// DotProduct
module DotProduct(  
  input         clock,  
  input  [7:0]  io_a_0,
  input  [7:0]  io_a_1,
  input  [7:0]  io_a_2,
  input  [7:0]  io_a_3,
  input  [7:0]  io_a_4,
  input  [7:0]  io_a_5,
  input  [7:0]  io_a_6,
  input  [7:0]  io_a_7,
  input  [7:0]  io_a_8,
  input  [7:0]  io_a_9,
  input  [7:0]  io_a_10,
  input  [7:0]  io_a_11,
  input  [7:0]  io_a_12,
  input  [7:0]  io_a_13,
  input  [7:0]  io_a_14,
  input  [7:0]  io_a_15,
  input  [7:0]  io_b_0,  
  input  [7:0]  io_b_1,  
  input  [7:0]  io_b_2,  
  input  [7:0]  io_b_3,  
  input  [7:0]  io_b_4,  
  input  [7:0]  io_b_5,  
  input  [7:0]  io_b_6,  
  input  [7:0]  io_b_7,  
  input  [7:0]  io_b_8,  
  input  [7:0]  io_b_9,  
  input  [7:0]  io_b_10,  
  input  [7:0]  io_b_11,  
  input  [7:0]  io_b_12,  
  input  [7:0]  io_b_13,  
  input  [7:0]  io_b_14,  
  input  [7:0]  io_b_15,  
  output [20:0] io_y  
);
Size in the first run: ~6900 cells after synthesis, about 760 flip-flops, about 280 I/O pins.
Settings: LEC_CHECK=0, CAP_MARGIN=30, CORE_MARGIN=2, CORE_UTILIZATION=72, CTS_CLUSTER_DIAMETER=379, MAX_ROUTING_LAYER=met4, SLEW_MARGIN=20; clock period 3.79 ns.
run.sh (not shown) runs the stock make flow with config.mk's settings and CLKGATE_MAP_FILE=.
The starting point finished but fails on negative setup slack.
Next try:
- CAP_MARGIN: 30 -> 15
- CTS_CLUSTER_DIAMETER: 379 -> unset
- MAX_ROUTING_LAYER: met4 -> unset
- clock period: 3.79 -> 2.75 ns (I/O delays scaled with it)
With this change the flow aborted during global routing (5_1_grt) on GRT-0232.
Die size is unchanged.
Synthesized cell count is unchanged.
Synthesized area does not change.
Next try:
- CAP_MARGIN: 15 -> 20
- CTS_CLUSTER_DIAMETER: unset -> 400
- clock period: 2.75 -> 3.86 ns (I/O delays scaled with it)
With this change the flow finished with negative setup slack left.
Die area is unchanged.
Area after synthesis does not change.
Synthesized cell count does not change.
Next try:
- ABC_AREA: unset -> 1
- CORE_UTILIZATION: 72 -> 65
- CTS_CLUSTER_DIAMETER: 400 -> unset
- clock period: 3.86 -> 1.34 ns (I/O delays scaled with it)
After rerunning: The changed run completed, yet does not pass: negative setup slack. First-iteration DRC count increases by 60%. Setup slack degrades by 3900 ps. Die size increases by 22%. Utilization decreases by 4.1 points. Design area increases by 16%. Wire length increases by 34%. Flip-flop count is unchanged. Total power increases to 3.5 times its value.

========
Starting RTL as in the previous note.
export LEC_CHECK = 0
export ABC_AREA = 0
export CAP_MARGIN = 30
export CORE_ASPECT_RATIO = 1.05
export CORE_MARGIN = 5
export CORE_UTILIZATION = 60
export CTS_CLUSTER_SIZE = 16
export GPL_TIMING_DRIVEN = 0
export MAX_ROUTING_LAYER = met4
export MIN_ROUTING_LAYER = met2
export PLACE_DENSITY = 0.76
export SLEW_MARGIN = 40
export TNS_END_PERCENT = 40
create_clock -name core_clock -period 5.0 [get_ports {clock}]
The first run completed without violations.
Change:
Settings changed: CORE_UTILIZATION 60 to 18.
Core utilization shrinks by 46 points.
Clock-buffer cell count grows by 9.
Worst setup slack loses 0.047 ns.
Sequential share of layout area shrinks by 1.2 points.
Change:
Settings changed: ABC_AREA 0 to 1, CORE_MARGIN 5 to 7, CORE_UTILIZATION 18 to 46, MIN_ROUTING_LAYER met2 to met1, PLACE_DENSITY 0.76 to default, TNS_END_PERCENT 40 to 95.
What happened: Clock power shrinks by 5.3%; synthesized cell count grows by 41%; design area grows by 3.6%; routed wire length shrinks by 3.6%.
Change:
Settings changed: ABC_AREA 1 to default, CORE_ASPECT_RATIO 1.05 to default, CORE_MARGIN 7 to 2, CORE_UTILIZATION 46 to 72, CTS_CLUSTER_SIZE 16 to default, GPL_TIMING_DRIVEN 0 to 1, MAX_ROUTING_LAYER met4 to default, MIN_ROUTING_LAYER met1 to default, TNS_END_PERCENT 95 to default.
Clock period 5.0 ns to 4.12 ns, I/O delays scaled along.
After rerunning: Now the flow ran to the end with violations: setup timing; clock-buffer cell count shrinks by 11; setup slack is worse by 0.79 ns; non-clock buffer count grows by 442; combinational power grows by 43%; design area grows by 0.52%; synthesized cell count shrinks by about 30%; hold slack barely changes; total power grows by 35%; via count shrinks by 7.9%; clock skew grows by 0.0052 ns; routed wire length grows by 8.7%.
Change:
Settings changed: CTS_CLUSTER_DIAMETER from default to 29, GPL_TIMING_DRIVEN 1 to default, MAX_ROUTING_LAYER from default to met4, SLEW_MARGIN 40 to 20.
Clock period 4.12 ns to 3.79 ns, I/O delays scaled along.
The new run never finished: it broke off in global routing, error ODB-0269. Area after synthesis is unchanged. Synthesized cell count stays the same. Die area stays the same.

========
run A:
Starting RTL as in the previous note.
clock: 1.25 ns
lec_check: 0
abc_area: 1
cap_margin: 20
core_aspect_ratio: 0.5
core_margin: 2
core_utilization: 72
cts_cluster_diameter: 261
cts_cluster_size: 99
slew_margin: 20
tns_end_percent: 5
Run A terminated abnormally: 5_1_grt reported GRT-0232.
--- input diff run A..run B ---
- CORE_ASPECT_RATIO: 0.5 -> unset
- TNS_END_PERCENT: 5 -> unset
- CTS_CLUSTER_DIAMETER: 261 -> unset
- CTS_CLUSTER_SIZE: 99 -> unset
- ABC_AREA: 1 -> unset
- CORE_UTILIZATION: 72 -> 40
- the clock period (ns, I/O delays scaled along): 1.25 -> 5.0
### Flow results
For run A, the flow was terminated by a tool error in 5_1_grt and produced no final design. Run B did not stop at any stage, and its layout met the timing, design-rule and antenna checks. Core area up 64% in run B wrt run A. [run B] yosys synthesis chip area fell 6700 µm² relative to run A. Placement-stage cell area: run B vs run A down 14000 µm². Number of gates resized after cts (lower): run B. Run B ended up with a lower synthesized cell count than run A did. Run B ended up with a higher fraction of the mapped netlist area in adder cells than run A did. Compared with run A, in run B aoi/oai-family share of the synthesized area up 3.4 points, average cell area after synthesis up 2.1 µm², synthesized area down 6700 µm².
### run B -> run C
- CORE_UTILIZATION now 8, was 40
- the clock period (ns, I/O delays scaled along) now 5.84, was 5.0
### Flow results
Final standard cell utilization of the core, run C and run B, lower one = run C. Reported for run C and run B, area figure in the yosys stat output turned out identical to the last digit. Compared with run B, in run C flip-flop and latch share of the layout cell area went down 2.6 points; count of instances resized after the clock tree is built lost 1; hold slack fell 6.7 ps. As far as number of synthesized flops with an enable pin goes, run C and run B are indistinguishable; the numbers are identical.
The inputs of run D differ from those of run C as listed below.
- putting SETUP_SLACK_MARGIN at -0.24 where nothing was set
- swapping 8 for 71 in CORE_UTILIZATION
- swapping 5.84 for 3.21 in the clock period (ns, I/O delays scaled along)
Layout checks on run D: not met. Flow itself completed; violations: negative setup slack. Max post-DP HPWL across run C and run D: run C. a_0_0.rB[15] as the capturing instance or port of the critical path was reported by run D, and io_y[16] by run C. Run C reports its launch point of the critical path as a_3_0.rB[8] while run D reports m_1.rA[6]. The part of the power in the clock network in run D sits 4.6 points below the value recorded for run C. Depth of the critical timing path with buffers and inverters included for run D: 7 up relative to run C. Going from run C to run D, power density relative to cell area saw an increase, core occupancy in the finished layout saw an increase, share of synthesized area spent on multiplexers saw little to no change.
Power and IR drop assume default switching activity.
